==> inputs of 11-17 <==
==> flow/design.v <==
module ResonantLowPassFilter(
    input clk,
    input signed [15:0] audio_in,
    input signed [15:0] cutoff,
    input signed [15:0] resonance,
    input signed [15:0] gain,
    input reset_n,
    output reg signed [15:0] filtered_audio
);
    parameter [15:0] MAX_POS_VALUE = 16'h7FFF;
    parameter [15:0] MIN_NEG_VALUE = -16'h8000;
    reg signed [15:0] state;
    reg signed [15:0] feedback;
    reg signed [15:0] output_reg;
    reg signed [15:0] alpha;
    reg signed [15:0] beta;
    reg signed [15:0] gamma;
    wire signed [31:0] fb_prod  = $signed(state) * $signed(beta);
    wire signed [31:0] out_prod = $signed(state) * $signed(alpha);
    wire signed [16:0] fb_full  = fb_prod >>> 15;
    wire signed [16:0] out_full = out_prod >>> 15;
    wire signed [16:0] st_full  = $signed(audio_in) - $signed(feedback);
    wire signed [16:0] fa_full  = $signed(output_reg) + ($signed(gamma) >>> 1);
    function signed [15:0] sat17;
        input signed [16:0] v;
        begin
            if (v > $signed({MAX_POS_VALUE[15], MAX_POS_VALUE}))
                sat17 = $signed(MAX_POS_VALUE);
            else if (v < $signed({MIN_NEG_VALUE[15], MIN_NEG_VALUE}))
                sat17 = $signed(MIN_NEG_VALUE);
            else
                sat17 = v[15:0];
        end
    endfunction
    always @(posedge clk or negedge reset_n) begin
        if (!reset_n) begin
            state <= $signed(16'h0000);
            feedback <= $signed(16'h0000);
            output_reg <= $signed(16'h0000);
            alpha <= $signed(16'h0000);
            beta <= $signed(16'h0000);
            gamma <= $signed(16'h0000);
            filtered_audio <= $signed(16'h0000);
        end else begin
            alpha <= $signed(cutoff);
            beta <= $signed(resonance);
            gamma <= $signed(gain);
            feedback <= sat17(fb_full);
            state <= sat17(st_full);
            output_reg <= sat17(out_full);
            filtered_audio <= sat17(fa_full);  
        end
    end
endmodule
==> flow/run.sh <==
#!/bin/bash
# the make line also repeats each setting of config.mk as NAME=value (left out here)
make -C /OpenROAD-flow-scripts/flow DESIGN_CONFIG=/design/flow/config.mk WORK_HOME=/design/flow/orfs CLKGATE_MAP_FILE= finish
==> flow/config.mk <==
export PLATFORM = sky130hd
export DESIGN_NAME = ResonantLowPassFilter
export DESIGN_NICKNAME = ResonantLowPassFilter
export VERILOG_FILES = /design/flow/design.v
export SDC_FILE = /design/flow/constraint.sdc
export NUM_CORES = 4
export LEC_CHECK = 0
export CAP_MARGIN = 20
export CELL_PAD_IN_SITES_DETAIL_PLACEMENT = 2
export CELL_PAD_IN_SITES_GLOBAL_PLACEMENT = 2
export CORE_ASPECT_RATIO = 0.63
export CORE_MARGIN = 10
export CORE_UTILIZATION = 18
export CTS_CLUSTER_DIAMETER = 93
export CTS_CLUSTER_SIZE = 78
export GPL_ROUTABILITY_DRIVEN = 1
export GPL_TIMING_DRIVEN = 1
export HOLD_SLACK_MARGIN = 0.26
export MAX_ROUTING_LAYER = met4
export MIN_ROUTING_LAYER = met1
export PLACE_DENSITY_LB_ADDON = 0.1
export SETUP_SLACK_MARGIN = 1.22
export SLEW_MARGIN = 20
==> flow/constraint.sdc <==
create_clock -name core_clock -period 9.33 [get_ports {clk}]
set_input_delay 1.8660 -clock core_clock [delete_from_list [all_inputs] [get_ports {clk}]]
set_output_delay 1.8660 -clock core_clock [all_outputs]
set_load 0.01 [all_outputs]
==> 06-16: changes against 11-17 <==
==> flow/config.mk (replaced) <==
export PLATFORM = sky130hd
export DESIGN_NAME = ResonantLowPassFilter
export DESIGN_NICKNAME = ResonantLowPassFilter
export VERILOG_FILES = /design/flow/design.v
export SDC_FILE = /design/flow/constraint.sdc
export NUM_CORES = 4
export LEC_CHECK = 0
export CAP_MARGIN = 10
export CORE_MARGIN = 2
export CORE_UTILIZATION = 72
export CTS_CLUSTER_DIAMETER = 378
export SLEW_MARGIN = 20
==> flow/constraint.sdc (replaced) <==
create_clock -name core_clock -period 5.72 [get_ports {clk}]
set_input_delay 1.1440 -clock core_clock [delete_from_list [all_inputs] [get_ports {clk}]]
set_output_delay 1.1440 -clock core_clock [all_outputs]
set_load 0.01 [all_outputs]
==> notes <==
- Between 11-17 and 06-16, the lower setup slack is in 06-16 (gap 2.4 ns).
- 06-16 reached the layout checks and failed them: negative setup slack. 11-17 finished clean.
- Between 06-16 and 11-17, the lower cell count is in 06-16 (gap 25%, measured against 11-17).
- In synthesized area, 06-16 and 11-17 do not differ.
- Between 11-17 and 06-16, the lower routed wire length is in 06-16 (gap 37%, measured against 06-16).

==> inputs of run C <==
RTL: the design.v shown in full above, as it stands there.
export LEC_CHECK = 0
export CAP_MARGIN = 0
export CELL_PAD_IN_SITES_DETAIL_PLACEMENT = 0
export CELL_PAD_IN_SITES_GLOBAL_PLACEMENT = 0
export CORE_ASPECT_RATIO = 0.88
export CORE_MARGIN = 2
export CORE_UTILIZATION = 72
export CTS_CLUSTER_DIAMETER = 206
export CTS_CLUSTER_SIZE = 62
export GPL_ROUTABILITY_DRIVEN = 1
export GPL_TIMING_DRIVEN = 1
export HOLD_SLACK_MARGIN = -0.05
export MAX_ROUTING_LAYER = met4
export MIN_ROUTING_LAYER = met1
export PLACE_DENSITY_LB_ADDON = 0.03
export SETUP_SLACK_MARGIN = 0.81
export SLEW_MARGIN = 20
create_clock -name core_clock -period 6.58 [get_ports {clk}]
run.sh (not shown) runs the stock make flow with config.mk's settings and CLKGATE_MAP_FILE=.
==> run B (differences from run C) <==
Settings changed: ABC_AREA set to 1, CAP_MARGIN 0 to 20, CELL_PAD_IN_SITES_DETAIL_PLACEMENT 0 to not set, CELL_PAD_IN_SITES_GLOBAL_PLACEMENT 0 to not set, CORE_ASPECT_RATIO 0.88 to not set, CTS_CLUSTER_DIAMETER 206 to 225, CTS_CLUSTER_SIZE 62 to not set, GPL_ROUTABILITY_DRIVEN 1 to not set, GPL_TIMING_DRIVEN 1 to not set, HOLD_SLACK_MARGIN -0.05 to not set, MAX_ROUTING_LAYER met4 to not set, MIN_ROUTING_LAYER met1 to not set, PLACE_DENSITY_LB_ADDON 0.03 to 0.07, SETUP_SLACK_MARGIN 0.81 to not set.
==> flow/constraint.sdc (replaced) <==
create_clock -name core_clock -period 5.75 [get_ports {clk}]
set_input_delay 1.1500 -clock core_clock [delete_from_list [all_inputs] [get_ports {clk}]]
set_output_delay 1.1500 -clock core_clock [all_outputs]
set_load 0.01 [all_outputs]
==> run K (differences from run C) <==
Settings changed: ABC_AREA set to 1, CAP_MARGIN 0 to 20, CELL_PAD_IN_SITES_DETAIL_PLACEMENT 0 to not set, CELL_PAD_IN_SITES_GLOBAL_PLACEMENT 0 to not set, CORE_ASPECT_RATIO 0.88 to not set, CTS_CLUSTER_DIAMETER 206 to not set, CTS_CLUSTER_SIZE 62 to 10, GPL_ROUTABILITY_DRIVEN 1 to not set, GPL_TIMING_DRIVEN 1 to not set, HOLD_SLACK_MARGIN -0.05 to not set, MAX_ROUTING_LAYER met4 to not set, MIN_ROUTING_LAYER met1 to not set, PLACE_DENSITY_LB_ADDON 0.03 to not set, SETUP_SLACK_MARGIN 0.81 to 0.62, TNS_END_PERCENT set to 5.
==> flow/constraint.sdc (replaced) <==
create_clock -name core_clock -period 5.82 [get_ports {clk}]
set_input_delay 1.1640 -clock core_clock [delete_from_list [all_inputs] [get_ports {clk}]]
set_output_delay 1.1640 -clock core_clock [all_outputs]
set_load 0.01 [all_outputs]
==> run E (differences from run C) <==
Settings changed: CAP_MARGIN 0 to 20, CELL_PAD_IN_SITES_DETAIL_PLACEMENT 0 to not set, CELL_PAD_IN_SITES_GLOBAL_PLACEMENT 0 to not set, CORE_ASPECT_RATIO 0.88 to not set, CORE_UTILIZATION 72 to 39, CTS_CLUSTER_DIAMETER 206 to not set, CTS_CLUSTER_SIZE 62 to not set, GPL_ROUTABILITY_DRIVEN 1 to not set, GPL_TIMING_DRIVEN 1 to not set, HOLD_SLACK_MARGIN -0.05 to not set, MAX_ROUTING_LAYER met4 to not set, MIN_ROUTING_LAYER met1 to not set, PLACE_DENSITY_LB_ADDON 0.03 to not set, SETUP_SLACK_MARGIN 0.81 to not set.
==> flow/constraint.sdc (replaced) <==
create_clock -name core_clock -period 11.0 [get_ports {clk}]
set_input_delay 2.2000 -clock core_clock [delete_from_list [all_inputs] [get_ports {clk}]]
set_output_delay 2.2000 -clock core_clock [all_outputs]
set_load 0.01 [all_outputs]
==> results <==
The highest cell count belongs to run B, the lowest to run C. Between run E and run K, the lower sequential share of layout area is in run K (gap 1.5 points). Of run E and run K, run K has the higher global-route usage (gap 23 points). Final area: run E < run C < run K < run B. Via count: run B > run K > run C > run E. Synthesized cell count is the same in run E and run C. Run C completed with no timing, DRC or antenna violations. Run K finished with setup timing left. Run B completed and failed the layout checks on setup timing. Run E finished with timing, DRC and antenna clean. Worst hold slack: run B is better than run E (0.0039 ns).
==> figures <==
quantity	run K	run C	run E	run B
Ant. Diodes	0	4	0	0
Worst hold slack across all endpoints	0.645 ns	0.743 ns	0.627 ns	0.631 ns
Relative slew slack	49.4%	23.4%	33.3%	43.4%
Buffers and inverters on the worst path	6	6	4	3
Quantity of gates resized following cts	72	54	0	137
Synth Net Count	4138	3224	3224	4138
Total Wirelength	74800 um	56700 um	52500 um	79000 um
Clock Skew	0.0285 ns	0.0163 ns	0.0237 ns	0.0272 ns
Final clock-cell share	1.07%	1.09%	1.18%	0.980%
Post-placement cell area	0.0287 sq mm	0.0257 sq mm	0.0252 sq mm	0.0293 sq mm
Result of the run	failed layout checks	complete, no violations	complete, no violations	failed layout checks
Reasons for failing layout checks	setup timing	-	-	setup timing
Cells after Synth	3358	2444	2444	3358
Detailed-route wire length on metal 1	27300 um	21800 um	21900 um	27300 um
Shortest period the worst path allows	5.92 ns	6.32 ns	7.62 ns	5.95 ns
Invs w/o clock	974	607	607	974
Late-Pin Clk Latency	0.41 ns	0.42 ns	0.41 ns	0.41 ns
Met3 wire length	7500 um	4650 um	1910 um	8430 um
